==> job 6806 <==
// top_module
module top_module(
    input  wire        clkr,
    input  wire        rst,
    input  wire        rxr,
    input  wire [4:0]  btnr,
    output wire        spr,
    output wire [7:0]  hr,
    output wire [7:0]  mr,
    output wire [4:0]  date,
    output wire [4:0]  month,
    output wire [7:0]  year,
    output wire [6:0]  seg,
    output wire [3:0]  an,
    output wire        dp
);
==> flow/config.mk <==
export PLATFORM = sky130hd
export DESIGN_NAME = top_module
export DESIGN_NICKNAME = top_module
export VERILOG_FILES = /design/flow/design.v
export SDC_FILE = /design/flow/constraint.sdc
export NUM_CORES = 4
export LEC_CHECK = 0
export ABC_AREA = 1
export CAP_MARGIN = 20
export CORE_MARGIN = 2
export CORE_UTILIZATION = 65
export CTS_CLUSTER_SIZE = 98
export GPL_ROUTABILITY_DRIVEN = 0
export PLACE_DENSITY_LB_ADDON = 0.03
export SETUP_SLACK_MARGIN = 1.45
export SLEW_MARGIN = 20
==> flow/constraint.sdc <==
create_clock -name core_clock -period 4.95 [get_ports {clkr}]
set_input_delay 0.9900 -clock core_clock [delete_from_list [all_inputs] [get_ports {clkr}]]
set_output_delay 0.9900 -clock core_clock [all_outputs]
set_load 0.01 [all_outputs]
run.sh (not shown) runs the stock make flow with config.mk's settings and CLKGATE_MAP_FILE=.
==> inputs of job 7306, as changes to job 6806 <==
- ABC_AREA: 1 -> unset
- CORE_UTILIZATION: 65 -> 40
- CTS_CLUSTER_SIZE: 98 -> unset
- GPL_ROUTABILITY_DRIVEN: 0 -> unset
- PLACE_DENSITY_LB_ADDON: 0.03 -> unset
- SETUP_SLACK_MARGIN: 1.45 -> unset
==> flow/constraint.sdc (replaced) <==
create_clock -name core_clock -period 10.0 [get_ports {clkr}]
set_input_delay 2.0000 -clock core_clock [delete_from_list [all_inputs] [get_ports {clkr}]]
set_output_delay 2.0000 -clock core_clock [all_outputs]
set_load 0.01 [all_outputs]
==> inputs of job 7011, as changes to job 6806 <==
- CORE_UTILIZATION: 65 -> 72
- CTS_CLUSTER_SIZE: 98 -> unset
- GPL_ROUTABILITY_DRIVEN: 0 -> unset
- PLACE_DENSITY: unset -> 0.35
- PLACE_DENSITY_LB_ADDON: 0.03 -> unset
==> flow/constraint.sdc (replaced) <==
create_clock -name core_clock -period 4.92 [get_ports {clkr}]
set_input_delay 0.9840 -clock core_clock [delete_from_list [all_inputs] [get_ports {clkr}]]
set_output_delay 0.9840 -clock core_clock [all_outputs]
set_load 0.01 [all_outputs]
==> qor summary <==
metric	job 7011	job 7306	job 6806
Status	aborted with a tool error	no timing/DRC/antenna violations	complete, but fails checks
Failing step	global routing (5_1_grt)	-	-
Layout check failures	-	-	setup timing
Static leakage	-	0.00435 uW	0.00587 uW
Post-synthesis share of cell area spent on xor and xnor gates	0.0194	0.0333	0.0194
Average footprint of a synthesized cell	6.72 um^2	8.18 um^2	6.72 um^2
Kind of path behind the tightest hold check	-	flip-flop to flip-flop	flip-flop to flip-flop
Most area-hungry cell class in the final design	-	combinational gates	combinational gates
Cell Rows	42	58	45
NonClk Buf Share	-	0.0496	0.143
Clock power frac	-	0.453	0.305
Switching part of the total	-	0.240	0.342
Power share of the combinational group	-	0.066	0.367
Layout net count	-	1339	1757
Total routed wirelength	-	24800 um	27600 um
Well Taps	-	330	188
Detailed-route via count	-	9018	10800
Y dimension of the die	121 um	164 um	128 um
DRT Pass-1 Iters	-	5	6
Count of fill cells added during filler insertion	-	2472	928
Post-synthesis cell area	9940 um^2	10300 um^2	9940 um^2


==> inputs of v30 <==
top_module again, from the RTL that the note above started with.
clock: 7.43 ns
lec_check: 0
abc_area: 1
cap_margin: 20
core_aspect_ratio: 0.5
core_margin: 2
core_utilization: 72
cts_cluster_diameter: 344
cts_cluster_size: 91
place_density: 0.4
setup_slack_margin: 2.17
slew_margin: 20
tns_end_percent: 5
==> v18: changes against v30 <==
Settings changed: CORE_ASPECT_RATIO 0.5 to default, CTS_CLUSTER_DIAMETER 344 to 396, CTS_CLUSTER_SIZE 91 to 100, PLACE_DENSITY 0.4 to default, SETUP_SLACK_MARGIN 2.17 to default, TNS_END_PERCENT 5 to default.
==> flow/constraint.sdc (replaced) <==
create_clock -name core_clock -period 5.03 [get_ports {clkr}]
set_input_delay 1.0060 -clock core_clock [delete_from_list [all_inputs] [get_ports {clkr}]]
set_output_delay 1.0060 -clock core_clock [all_outputs]
set_load 0.01 [all_outputs]
==> v37: changes against v30 <==
Settings changed: CORE_ASPECT_RATIO 0.5 to default, CORE_UTILIZATION 72 to 62, PLACE_DENSITY 0.4 to default, SETUP_SLACK_MARGIN 2.17 to default, TNS_END_PERCENT 5 to default.
==> summary of the runs <==
v30 reached the layout checks and failed them: setup timing. v37 finished with timing, DRC and antenna clean. v18 died in global routing, error GRT-0232.
In v37 the setup slack is higher than in v30, by 750 ps.
Of v30 and v37, v37 has the higher register-to-register slack (gap 180 ps).
In v30 the clock skew is higher than in v37, by 3.6 ps.
In area after synthesis, v37 and v30 do not differ.
Between v37 and v30, the lower non-clock buffer count is in v37 (gap 51).
Die area: v37 > v30 > v18.


==> job 9328: inputs <==
Starting RTL as in the previous note.
==> flow/design.v (excerpt) <==
module top_module(
    input  wire        clkr,
    input  wire        rst,
    input  wire        rxr,
    input  wire [4:0]  btnr,
    output wire        spr,
    output wire [7:0]  hr,
    output wire [7:0]  mr,
    output wire [4:0]  date,
    output wire [4:0]  month,
    output wire [7:0]  year,
    output wire [6:0]  seg,
    output wire [3:0]  an,
    output wire        dp
);
    reg [4:0] btnr_prev;
    reg [4:0] btnr_sync;
    wire btn_time_edge;
    wire btn_date_edge;
    wire btn_stopwatch;
    wire btn_sw_reset;       
    wire btn_sw_startstop;   
    always @(posedge clkr) begin
        if (rst) begin
            btnr_sync <= 5'b0;
            btnr_prev <= 5'b0;
        end else begin
            btnr_sync <= btnr;
            btnr_prev <= btnr_sync;
        end
    end
    assign btn_time_edge = btnr_sync[0] && !btnr_prev[0];
    assign btn_date_edge = btnr_sync[1] && !btnr_prev[1];
    assign btn_stopwatch = btnr_sync[2];   
    assign btn_sw_reset = btnr_sync[3] && !btnr_prev[3];      
    assign btn_sw_startstop = btnr_sync[4] && !btnr_prev[4];  
    reg tx_start;
    reg [7:0] tx_data;
    wire tx_busy;
    wire tx_out;
    uart_tx #(
        .BAUD_RATE(9600),
        .CLOCK_FREQ(153_600)
    ) uart_tx_inst (
        .clk(clkr),
        .rst(rst),
        .tx_start(tx_start),
        .tx_data(tx_data),
        .tx(tx_out),
        .tx_busy(tx_busy)
    );
    assign spr = tx_out;
    reg [1:0] tx_state;
    localparam TX_IDLE = 0, TX_WAIT_BUSY = 1, TX_WAIT_DONE = 2;
    always @(posedge clkr) begin
        if (rst) begin
            tx_state <= TX_IDLE;
            tx_start <= 0;
        end else
        case(tx_state)
            TX_IDLE: begin
                tx_start <= 0;
  ...
Settings: LEC_CHECK=0, ABC_AREA=1, CAP_MARGIN=5, CELL_PAD_IN_SITES_DETAIL_PLACEMENT=2, CELL_PAD_IN_SITES_GLOBAL_PLACEMENT=1, CORE_MARGIN=10, CORE_UTILIZATION=30, GPL_ROUTABILITY_DRIVEN=0, GPL_TIMING_DRIVEN=0, HOLD_SLACK_MARGIN=0.24, MAX_ROUTING_LAYER=met5, MIN_ROUTING_LAYER=met1, PLACE_DENSITY=0.41, SETUP_SLACK_MARGIN=-0.21, SLEW_MARGIN=25, TNS_END_PERCENT=85; clock period 9.04 ns.
==> inputs of job 8114, as changes to job 9328 <==
- CAP_MARGIN: 5 -> 20
- CELL_PAD_IN_SITES_DETAIL_PLACEMENT: 2 -> unset
- CELL_PAD_IN_SITES_GLOBAL_PLACEMENT: 1 -> unset
- CORE_MARGIN: 10 -> 2
- CORE_UTILIZATION: 30 -> 65
- CTS_CLUSTER_DIAMETER: unset -> 205
- GPL_ROUTABILITY_DRIVEN: 0 -> unset
- GPL_TIMING_DRIVEN: 0 -> unset
- HOLD_SLACK_MARGIN: 0.24 -> unset
- MAX_ROUTING_LAYER: met5 -> unset
- MIN_ROUTING_LAYER: met1 -> unset
- PLACE_DENSITY: 0.41 -> 0.35
- SETUP_SLACK_MARGIN: -0.21 -> unset
- SLEW_MARGIN: 25 -> 20
- TNS_END_PERCENT: 85 -> unset
==> flow/constraint.sdc (replaced) <==
create_clock -name core_clock -period 4.92 [get_ports {clkr}]
set_input_delay 0.9840 -clock core_clock [delete_from_list [all_inputs] [get_ports {clkr}]]
set_output_delay 0.9840 -clock core_clock [all_outputs]
set_load 0.01 [all_outputs]
==> inputs of job 8457, as changes to job 9328 <==
- CAP_MARGIN: 5 -> 40
- CELL_PAD_IN_SITES_DETAIL_PLACEMENT: 2 -> unset
- CELL_PAD_IN_SITES_GLOBAL_PLACEMENT: 1 -> unset
- CORE_MARGIN: 10 -> 2
- CORE_UTILIZATION: 30 -> 69
- CTS_CLUSTER_SIZE: unset -> 90
- GPL_ROUTABILITY_DRIVEN: 0 -> unset
- GPL_TIMING_DRIVEN: 0 -> unset
- HOLD_SLACK_MARGIN: 0.24 -> unset
- MAX_ROUTING_LAYER: met5 -> unset
- MIN_ROUTING_LAYER: met1 -> unset
- PLACE_DENSITY: 0.41 -> unset
- SETUP_SLACK_MARGIN: -0.21 -> unset
- SLEW_MARGIN: 25 -> 20
- TNS_END_PERCENT: 85 -> unset
==> flow/constraint.sdc (replaced) <==
create_clock -name core_clock -period 5.65 [get_ports {clkr}]
set_input_delay 1.1300 -clock core_clock [delete_from_list [all_inputs] [get_ports {clkr}]]
set_output_delay 1.1300 -clock core_clock [all_outputs]
set_load 0.01 [all_outputs]
==> inputs of job 1972, as changes to job 9328 <==
- ABC_AREA: 1 -> 0
- CAP_MARGIN: 5 -> 20
- HOLD_SLACK_MARGIN: 0.24 -> -0.09
==> summary of the runs <==
Job 8457 finished but failed the layout checks on negative setup slack. Job 8114 finished but failed the layout checks on negative setup slack. Job 9328 passed the timing, design-rule and antenna checks. Job 1972 passed the timing, design-rule and antenna checks.
Between job 8114 and job 1972, the lower die size is in job 8114 (gap about 60%, measured against job 1972).
Of job 8457 and job 9328, job 8457 has the higher sequential power (gap 60%, measured against job 9328).
The highest non-clock buffer count belongs to job 8114, the lowest to job 9328.
Between job 9328 and job 8457, the lower critical path depth is in job 8457 (gap 2).
Against job 8114, the via count of job 1972 is smaller by about 10%.
The highest core utilization belongs to job 8457, the lowest to job 1972.
In synthesized area, job 8457 and job 9328 do not differ.
Power is estimated from default activity; no workload was simulated.
